==> inputs of run a <==
// CONV
module  CONV(
	input				clk,
	input				rst_n,
	input 				mode,
	input       		in_valid,
	output reg			out_valid,
	output 		[13:0] 	AWADDR,
	output		 [7:0] 	AWLEN,
	output 				AWVALID,
	input 				AWREADY,
	output reg  [31:0]	WDATA,
	output 				WVALID,
	input 				WREADY,
	output 		[13:0] 	ARADDR,
	output 		 [7:0] 	ARLEN,
	output 				ARVALID,
	input 				ARREADY,
	input		[31:0] 	RDATA,
	input 				RVALID,
	output reg			RREADY
);
clock: 8.4 ns
lec_check: 0
abc_area: 0
cap_margin: 20
cell_pad_in_sites_detail_placement: 0
core_margin: 2
core_utilization: 70
cts_cluster_diameter: 99
gpl_routability_driven: 1
place_density_lb_addon: 0.27
slew_margin: 20
run.sh (not shown) runs the stock make flow with config.mk's settings and CLKGATE_MAP_FILE=.
==> run b (differences from run a) <==
--- a/flow/config.mk
+++ b/flow/config.mk
@@ -11,6 +11,7 @@
 export CORE_MARGIN = 2
-export CORE_UTILIZATION = 70
+export CORE_UTILIZATION = 72
 export CTS_CLUSTER_DIAMETER = 99
 export GPL_ROUTABILITY_DRIVEN = 1
-export PLACE_DENSITY_LB_ADDON = 0.27
+export PLACE_DENSITY = 0.67
+export SETUP_SLACK_MARGIN = 1.11
 export SLEW_MARGIN = 20
==> run c (differences from run a) <==
--- a/flow/config.mk
+++ b/flow/config.mk
@@ -11,6 +11,10 @@
 export CORE_MARGIN = 2
-export CORE_UTILIZATION = 70
-export CTS_CLUSTER_DIAMETER = 99
+export CORE_UTILIZATION = 72
+export CTS_CLUSTER_DIAMETER = 88
+export CTS_CLUSTER_SIZE = 49
 export GPL_ROUTABILITY_DRIVEN = 1
+export HOLD_SLACK_MARGIN = -0.08
 export PLACE_DENSITY_LB_ADDON = 0.27
+export SETUP_SLACK_MARGIN = -0.86
 export SLEW_MARGIN = 20
+export TNS_END_PERCENT = 80
==> flow/constraint.sdc (replaced) <==
create_clock -name core_clock -period 12.4 [get_ports {clk}]
set_input_delay 2.4800 -clock core_clock [delete_from_list [all_inputs] [get_ports {clk}]]
set_output_delay 2.4800 -clock core_clock [all_outputs]
set_load 0.01 [all_outputs]
==> run d (differences from run a) <==
--- a/flow/config.mk
+++ b/flow/config.mk
@@ -11,6 +11,8 @@
 export CORE_MARGIN = 2
-export CORE_UTILIZATION = 70
-export CTS_CLUSTER_DIAMETER = 99
+export CORE_UTILIZATION = 40
+export CTS_CLUSTER_DIAMETER = 355
+export CTS_CLUSTER_SIZE = 99
 export GPL_ROUTABILITY_DRIVEN = 1
-export PLACE_DENSITY_LB_ADDON = 0.27
+export PLACE_DENSITY_LB_ADDON = 0.3
 export SLEW_MARGIN = 20
+export TNS_END_PERCENT = 15
==> flow/constraint.sdc (replaced) <==
create_clock -name core_clock -period 12.4 [get_ports {clk}]
set_input_delay 2.4800 -clock core_clock [delete_from_list [all_inputs] [get_ports {clk}]]
set_output_delay 2.4800 -clock core_clock [all_outputs]
set_load 0.01 [all_outputs]
==> qor summary <==
                                                                                                run d                    run b                    run c                    run a
Status                                                                        complete, no violations  complete, no violations  complete, no violations  complete, no violations
Worst Hold End                                                                                 RREADY               product[5]                   RREADY                   RREADY
Non-clock buffer count in the final layout                                                        120                      283                      126                      228
Destination of the critical timing path                                                   product[35]              product[26]              product[35]              product[33]
Path depth of the worst reg2reg path                                                               25                       30                       27                       26
Arrival time of data at the critical path endpoint                                            9.90 ns                  8.05 ns                  9.75 ns                  8.40 ns
Number of design-rule violations left by the first detailed-router iteration                    1,422                    2,917                    2,128                    1,867
Count of inserted tapcells                                                                        782                      448                      448                      455
DP Worst Slack                                                                               2.473 ns               -0.1732 ns                 2.577 ns               -0.2718 ns
Final core utilization                                                                         43.78%                   85.55%                   77.73%                   78.20%
Beginning of the critical path                                                           state_tmp[2]                RDATA[21]                RDATA[18]                RDATA[31]
Multi-input combinational cell area                                                      0.01774 mm^2             0.01866 mm^2             0.01769 mm^2             0.01773 mm^2


==> 04-07: inputs <==
==> flow/design.v <==
module  CONV(
	input				clk,
	input				rst_n,
	input 				mode,
	input       		in_valid,
	output reg			out_valid,
	output 		[13:0] 	AWADDR,
	output		 [7:0] 	AWLEN,
	output 				AWVALID,
	input 				AWREADY,
	output reg  [31:0]	WDATA,
	output 				WVALID,
	input 				WREADY,
	output 		[13:0] 	ARADDR,
	output 		 [7:0] 	ARLEN,
	output 				ARVALID,
	input 				ARREADY,
	input		[31:0] 	RDATA,
	input 				RVALID,
	output reg			RREADY
);
localparam WEIGHT1 	= 20'hABC2E;
localparam WEIGHT2 	= 20'hB52E2;
localparam WEIGHT3 	= 20'hAF5C4;
localparam WEIGHT4 	= 20'hE5518;
localparam WEIGHT5 	= 20'h71650;
localparam WEIGHT6 	= 20'hA938B;
localparam WEIGHT7 	= 20'h5251F;
localparam WEIGHT8 	= 20'h7DFC0;
localparam WEIGHT9 	= 20'hEB885;
localparam BIAS 	= 16'h1310;
localparam IDLE 	= 4'd0;
localparam CONV_K1 	= 4'd1;
localparam CONV_K2 	= 4'd2;
localparam CONV_K3 	= 4'd3;
localparam CONV_K4 	= 4'd4;
localparam CONV_K5 	= 4'd5;
localparam CONV_K6 	= 4'd6;
localparam CONV_K7 	= 4'd7;
localparam CONV_K8 	= 4'd8;
localparam CONV_K9 	= 4'd9;
localparam RELU 	= 4'd10;
localparam MUL 		= 4'd11;
localparam READ 	= 4'd12;
localparam WRITE_L0 = 4'd13;
localparam POOL 	= 4'd14;
localparam WRITE_L1 = 4'd15;
reg  		 [3:0] 	state_r, state_w, state_tmp;
reg  		 [5:0]	cnt_x, cnt_y;
reg					mode_;
wire 			 	is_up, is_down, is_left, is_right;
wire 				skip_mul;
wire 		[11:0] 	P1, P2, P3, P4, P5, P6, P7, P8, P9;
wire 		[15:0]  data_in;
wire 		[19:0] 	weight;
reg  signed	[35:0] 	product;
reg 				mul_fin;
reg  signed [36:0]	conv_result;
wire 		[31:0]	relu_result;
reg 		[31:0] 	max_pool_result;
wire 				update_mp_result;
assign is_up 	= (cnt_y == 6'd0  || (cnt_y == 6'd1  && mode_));
assign is_down 	= (cnt_y == 6'd63 || (cnt_y == 6'd62 && mode_));
assign is_left 	= (cnt_x == 6'd0  || (cnt_x == 6'd1  && mode_));
assign is_right = (cnt_x == 6'd63 || (cnt_x == 6'd62 && mode_));
assign skip_mul   = (state_tmp == CONV_K1 && (is_up || is_left)) 	||
					(state_tmp == CONV_K2 && (is_up))				||
					(state_tmp == CONV_K3 && (is_up || is_right)) 	||
					(state_tmp == CONV_K4 && (is_left))				||
					(state_tmp == CONV_K6 && (is_right)) 			||
					(state_tmp == CONV_K7 && (is_down || is_left)) 	||
					(state_tmp == CONV_K8 && (is_down)) 			||
					(state_tmp == CONV_K9 && (is_down || is_right));
assign P1 = (mode_ == 1'b0) ? {cnt_y, cnt_x} - 7'd65 : {cnt_y, cnt_x} - 8'd130;
assign P2 = (mode_ == 1'b0) ? {cnt_y, cnt_x} - 7'd64 : {cnt_y, cnt_x} - 8'd128;
assign P3 = (mode_ == 1'b0) ? {cnt_y, cnt_x} - 6'd63 : {cnt_y, cnt_x} - 7'd126;
assign P4 = (mode_ == 1'b0) ? {cnt_y, cnt_x} - 1'd1  : {cnt_y, cnt_x} - 2'd2  ;
assign P5 = (mode_ == 1'b0) ? {cnt_y, cnt_x}		 : {cnt_y, cnt_x}         ;
assign P6 = (mode_ == 1'b0) ? {cnt_y, cnt_x} + 1'd1	 : {cnt_y, cnt_x} + 2'd2  ;
assign P7 = (mode_ == 1'b0) ? {cnt_y, cnt_x} + 6'd63 : {cnt_y, cnt_x} + 7'd126;
assign P8 = (mode_ == 1'b0) ? {cnt_y, cnt_x} + 7'd64 : {cnt_y, cnt_x} + 8'd128;
assign P9 = (mode_ == 1'b0) ? {cnt_y, cnt_x} + 7'd65 : {cnt_y, cnt_x} + 8'd130;
assign data_in = RDATA[31:16];
assign weight = (state_tmp == CONV_K1) ? WEIGHT1 :
				(state_tmp == CONV_K2) ? WEIGHT2 :
				(state_tmp == CONV_K3) ? WEIGHT3 :
				(state_tmp == CONV_K4) ? WEIGHT4 :
				(state_tmp == CONV_K5) ? WEIGHT5 :
				(state_tmp == CONV_K6) ? WEIGHT6 :
				(state_tmp == CONV_K7) ? WEIGHT7 :
				(state_tmp == CONV_K8) ? WEIGHT8 :
				(state_tmp == CONV_K9) ? WEIGHT9 : 20'd0;
assign ARADDR = (state_tmp == CONV_K1) ? P1 :
				(state_tmp == CONV_K2) ? P2 :
				(state_tmp == CONV_K3) ? P3 :
				(state_tmp == CONV_K4) ? P4 :
				(state_tmp == CONV_K5) ? P5 :
				(state_tmp == CONV_K6) ? P6 :
				(state_tmp == CONV_K7) ? P7 :
				(state_tmp == CONV_K8) ? P8 :
				(state_tmp == CONV_K9) ? P9 : 14'd0;
assign ARLEN = 8'd0;
assign ARVALID = (state_r == READ) && (~skip_mul) && (state_tmp != RELU);
assign AWADDR = (state_r == POOL) ? {4'b1000, cnt_y[5:1], cnt_x[5:1]} : {1'b1, cnt_y, cnt_x};
assign AWLEN = 8'd0;
assign AWVALID = (state_r == RELU || state_r == POOL);
assign WVALID = (state_r == WRITE_L0 || state_r == WRITE_L1);
assign relu_result = (conv_result[36]) ? 32'd0 : conv_result[31:0];
assign update_mp_result = ((WDATA > max_pool_result) && WVALID);
always @(*) begin
	case(state_r)
		IDLE: 		state_w = (in_valid) ? READ : IDLE;
		READ: 		state_w = (ARREADY && ~skip_mul) ? state_tmp : READ;
		CONV_K1: 	state_w = (skip_mul) ? READ : ((RVALID) ? MUL : CONV_K1); 
		CONV_K2: 	state_w = (skip_mul) ? READ : ((RVALID) ? MUL : CONV_K2);
		CONV_K3: 	state_w = (skip_mul) ? READ : ((RVALID) ? MUL : CONV_K3);
		CONV_K4: 	state_w = (skip_mul) ? READ : ((RVALID) ? MUL : CONV_K4);
		CONV_K5: 	state_w = (skip_mul) ? READ : ((RVALID) ? MUL : CONV_K5);
		CONV_K6: 	state_w = (skip_mul) ? READ : ((RVALID) ? MUL : CONV_K6);
		CONV_K7: 	state_w = (skip_mul) ? READ : ((RVALID) ? MUL : CONV_K7);
		CONV_K8: 	state_w = (skip_mul) ? READ : ((RVALID) ? MUL : CONV_K8);
		CONV_K9: 	state_w = (skip_mul) ? RELU : ((RVALID) ? MUL : CONV_K9);
		MUL: 		state_w = (state_tmp == CONV_K9) ? RELU : READ;
		RELU: 		state_w = (AWREADY) ? WRITE_L0 : RELU;
		WRITE_L0: 	state_w = (WREADY) ? ((cnt_x[0] && cnt_y[0]) ? POOL : READ) : WRITE_L0;
		POOL: 		state_w = (AWREADY) ? WRITE_L1 : POOL;
		WRITE_L1: 	state_w = (WREADY) ? ((cnt_x[5:1] == 5'd31 && cnt_y[5:1] == 5'd31) ? IDLE : READ) : WRITE_L1;
	endcase
end
always @(posedge clk or negedge rst_n) begin
	if (!rst_n)	state_r <= IDLE;
	else 		state_r <= state_w;
end
always @(posedge clk or negedge rst_n) begin
	if (!rst_n)								state_tmp <= CONV_K1;
	else if (state_r == RELU)				state_tmp <= CONV_K1;
	else if (state_r == MUL) 				state_tmp <= state_tmp + 4'd1;
	else if (state_r == READ && skip_mul) 	state_tmp <= state_tmp + 4'd1;
end
always @(posedge clk or negedge rst_n) begin
	if (!rst_n)	begin
		cnt_x <= 6'd0;
		cnt_y <= 6'd0;
	end
	else if (state_r == WRITE_L0 && WREADY) begin
		cnt_x <= {cnt_x[5:1], cnt_x[0] + 1'd1};
		cnt_y <= (cnt_x[0]) ? {cnt_y[5:1], cnt_y[0] + 1'd1} : cnt_y;
	end
	else if (state_r == WRITE_L1 && WREADY) begin
		cnt_x <= {cnt_x[5:1] + 5'd1, cnt_x[0]};
		cnt_y <= (cnt_x[5:1] == 5'd31) ? {cnt_y[5:1] + 1'd1, cnt_y[0]} : cnt_y;
	end
end
always @(posedge clk or negedge rst_n) begin
	if (!rst_n)			RREADY <= 1'b0;
	else if (ARVALID)	RREADY <= 1'b1;
	else if (RVALID) 	RREADY <= 1'b0;
end
always @(posedge clk or negedge rst_n) begin
	if (!rst_n)					product <= 36'd0;
	else if (state_w == MUL)	product <= $signed(data_in) * $signed(weight);
end
always @(posedge clk or negedge rst_n) begin
	if (!rst_n)					mul_fin <= 1'b0;
	else if (state_w == MUL) 	mul_fin <= 1'b1;
	else 						mul_fin <= 1'b0;
end
always @(posedge clk or negedge rst_n) begin
	if (!rst_n)					conv_result <= BIAS;
	else if (WVALID && WREADY) 	conv_result <= BIAS;
	else if (mul_fin) 			conv_result <= conv_result + product;
end
always @(posedge clk or negedge rst_n) begin
	if (!rst_n)								max_pool_result <= 32'd0;
	else if (state_r == WRITE_L1 && WREADY) max_pool_result <= 32'd0;
	else if (update_mp_result) 				max_pool_result <= WDATA;
end
always @(posedge clk or negedge rst_n) begin
	if (!rst_n)						WDATA <= 32'd0;
	else if (state_w == WRITE_L0)	WDATA <= relu_result;
	else if (state_w == WRITE_L1)	WDATA <= max_pool_result;
	else 							WDATA <= WDATA;
end
always @(posedge clk or negedge rst_n) begin
	if (!rst_n)							out_valid <= 1'b0;
	else if (WREADY && state_w == IDLE) out_valid <= 1'b1;
	else 								out_valid <= 1'b0;
end
always @(posedge clk or negedge rst_n) begin
	if (!rst_n)			mode_ <= 1'b0;
	else if (in_valid) 	mode_ <= mode;
	else 				mode_ <= mode_;
end
endmodule
==> flow/run.sh <==
#!/bin/bash
# the make line also repeats each setting of config.mk as NAME=value (left out here)
make -C /OpenROAD-flow-scripts/flow DESIGN_CONFIG=/design/flow/config.mk WORK_HOME=/design/flow/orfs CLKGATE_MAP_FILE= finish
==> flow/config.mk <==
export PLATFORM = sky130hd
export DESIGN_NAME = CONV
export DESIGN_NICKNAME = CONV
export VERILOG_FILES = /design/flow/design.v
export SDC_FILE = /design/flow/constraint.sdc
export NUM_CORES = 4
export LEC_CHECK = 0
export ABC_AREA = 1
export CAP_MARGIN = 15
export CELL_PAD_IN_SITES_DETAIL_PLACEMENT = 1
export CORE_ASPECT_RATIO = 0.52
export CORE_MARGIN = 2
export CORE_UTILIZATION = 26
export CTS_CLUSTER_DIAMETER = 335
export GPL_ROUTABILITY_DRIVEN = 1
export MAX_ROUTING_LAYER = met4
export MIN_ROUTING_LAYER = met2
export PLACE_DENSITY_LB_ADDON = 0.15
export SLEW_MARGIN = 25
export TNS_END_PERCENT = 45
==> flow/constraint.sdc <==
create_clock -name core_clock -period 12.4 [get_ports {clk}]
set_input_delay 2.4800 -clock core_clock [delete_from_list [all_inputs] [get_ports {clk}]]
set_output_delay 2.4800 -clock core_clock [all_outputs]
set_load 0.01 [all_outputs]
==> 12-08: changes against 04-07 <==
==> flow/config.mk (replaced) <==
export PLATFORM = sky130hd
export DESIGN_NAME = CONV
export DESIGN_NICKNAME = CONV
export VERILOG_FILES = /design/flow/design.v
export SDC_FILE = /design/flow/constraint.sdc
export NUM_CORES = 4
export LEC_CHECK = 0
export ABC_AREA = 0
export CAP_MARGIN = 20
export CELL_PAD_IN_SITES_DETAIL_PLACEMENT = 2
export CORE_MARGIN = 2
export CORE_UTILIZATION = 26
export CTS_CLUSTER_DIAMETER = 99
export GPL_ROUTABILITY_DRIVEN = 1
export PLACE_DENSITY_LB_ADDON = 0.27
export SLEW_MARGIN = 20
==> 01-14: changes against 04-07 <==
==> flow/config.mk (replaced) <==
export PLATFORM = sky130hd
export DESIGN_NAME = CONV
export DESIGN_NICKNAME = CONV
export VERILOG_FILES = /design/flow/design.v
export SDC_FILE = /design/flow/constraint.sdc
export NUM_CORES = 4
export LEC_CHECK = 0
export ABC_AREA = 1
export CAP_MARGIN = 20
export CORE_MARGIN = 2
export CORE_UTILIZATION = 72
export PLACE_DENSITY_LB_ADDON = 0.2
export SLEW_MARGIN = 20
==> flow/constraint.sdc (replaced) <==
create_clock -name core_clock -period 6.74 [get_ports {clk}]
set_input_delay 1.3480 -clock core_clock [delete_from_list [all_inputs] [get_ports {clk}]]
set_output_delay 1.3480 -clock core_clock [all_outputs]
set_load 0.01 [all_outputs]
==> 02-13: changes against 04-07 <==
==> flow/config.mk (replaced) <==
export PLATFORM = sky130hd
export DESIGN_NAME = CONV
export DESIGN_NICKNAME = CONV
export VERILOG_FILES = /design/flow/design.v
export SDC_FILE = /design/flow/constraint.sdc
export NUM_CORES = 4
export LEC_CHECK = 0
export ABC_AREA = 0
export CAP_MARGIN = 20
export CELL_PAD_IN_SITES_DETAIL_PLACEMENT = 0
export CORE_ASPECT_RATIO = 0.54
export CORE_MARGIN = 2
export CORE_UTILIZATION = 72
export CTS_CLUSTER_DIAMETER = 88
export CTS_CLUSTER_SIZE = 49
export GPL_ROUTABILITY_DRIVEN = 1
export PLACE_DENSITY_LB_ADDON = 0.27
export SETUP_SLACK_MARGIN = 3.61
export SLEW_MARGIN = 10
export TNS_END_PERCENT = 80
==> impl_results.rst <==
Implementation results
======================

.. list-table::
   :header-rows: 1

   * - Metric
     - Value
   * - Run status
     - no timing/DRC/antenna violations
   * - End point of the most critical hold path
     - conv_result[35]
   * - RSZ-0062 raised after global routing
     - no
   * - Mean Syn Cell Area
     - between 7 and 8 um2
   * - Start point of the worst hold path
     - conv_result[35]
   * - Critical Setup Path Class
     - register to register
   * - Worst setup margin
     - roughly 1.4 ns
   * - Startpoint type of the worst setup path
     - register
   * - Post-CTS setup repair buffer count
     - 0
   * - Total overflow reported by the global router
     - 0
   * - Yosys Instances
     - roughly 3400
   * - Die Y
     - roughly 230 um
the above is filed under 04-07

==> impl_results.rst <==
Implementation results
======================

.. list-table::
   :header-rows: 1

   * - Metric
     - Value
   * - Mean Syn Cell Area
     - around 8.4 um2
   * - Number of DRC violations after detailed routing
     - 0
   * - Die Y
     - approximately 140 um
   * - Critical Setup Path Class
     - primary input to register
   * - Post-CTS setup repair buffer count
     - 6
   * - Worst setup margin
     - between 3 and 4 ns
   * - Run status
     - no timing/DRC/antenna violations
   * - Startpoint type of the worst setup path
     - primary input
   * - RSZ-0062 raised after global routing
     - yes
   * - GRT Util Overall
     - 0.418
   * - Start point of the worst hold path
     - RREADY
   * - Total overflow reported by the global router
     - 0
the above is filed under 02-13

==> impl_results.rst <==
Implementation results
======================

.. list-table::
   :header-rows: 1

   * - Metric
     - Value
   * - End point of the most critical hold path
     - RREADY
   * - Run status
     - no timing/DRC/antenna violations
   * - Critical Setup Path Class
     - primary input to register
   * - Total overflow reported by the global router
     - 0
   * - Start point of the worst hold path
     - RREADY
   * - RSZ-0062 raised after global routing
     - no
   * - Most heavily used metal layer in global routing
     - met2
   * - Worst setup margin
     - 2.42 ns
   * - Yosys Instances
     - 2882
   * - Mean Syn Cell Area
     - approximately 8.4 um2
   * - Die Y
     - about 310 um
the above is filed under 12-08

==> impl_results.rst <==
Metrics
=======

.. list-table::
   :header-rows: 1

   * - Metric
     - Value
   * - Area of the synthesized netlist per yosys stat
     - between 0.02 and 0.025 mm2
   * - Run status
     - aborted with a tool error
   * - Post-CTS setup repair buffer count
     - roughly 94
   * - Failing step
     - global routing (5_1_grt)
   * - Post-synthesis share of cell area spent on and-or and or-and gates
     - 0.111
   * - Mean Syn Cell Area
     - 7.24 um2
   * - Fraction of the mapped netlist area in simple logic gates
     - 0.220
   * - Yosys Instances
     - approximately 3400
   * - Mux contribution to synthesized area
     - 0
   * - Total overflow reported by the global router
     - 1
   * - Synthesized instance count
     - between 3000 and 4000
   * - Die Y
     - around 190 um
   * - First reported error
     - [ERROR GRT-0116] Global routing finished with congestion. Check the congestion regions in the DRC Viewer.
   * - Cell area after placement
     - 0.0283 mm2
   * - Main flop type
     - sky130_fd_sc_hd__dfrtp_1
   * - Top logic family
     - adder cells
the above is filed under 01-14

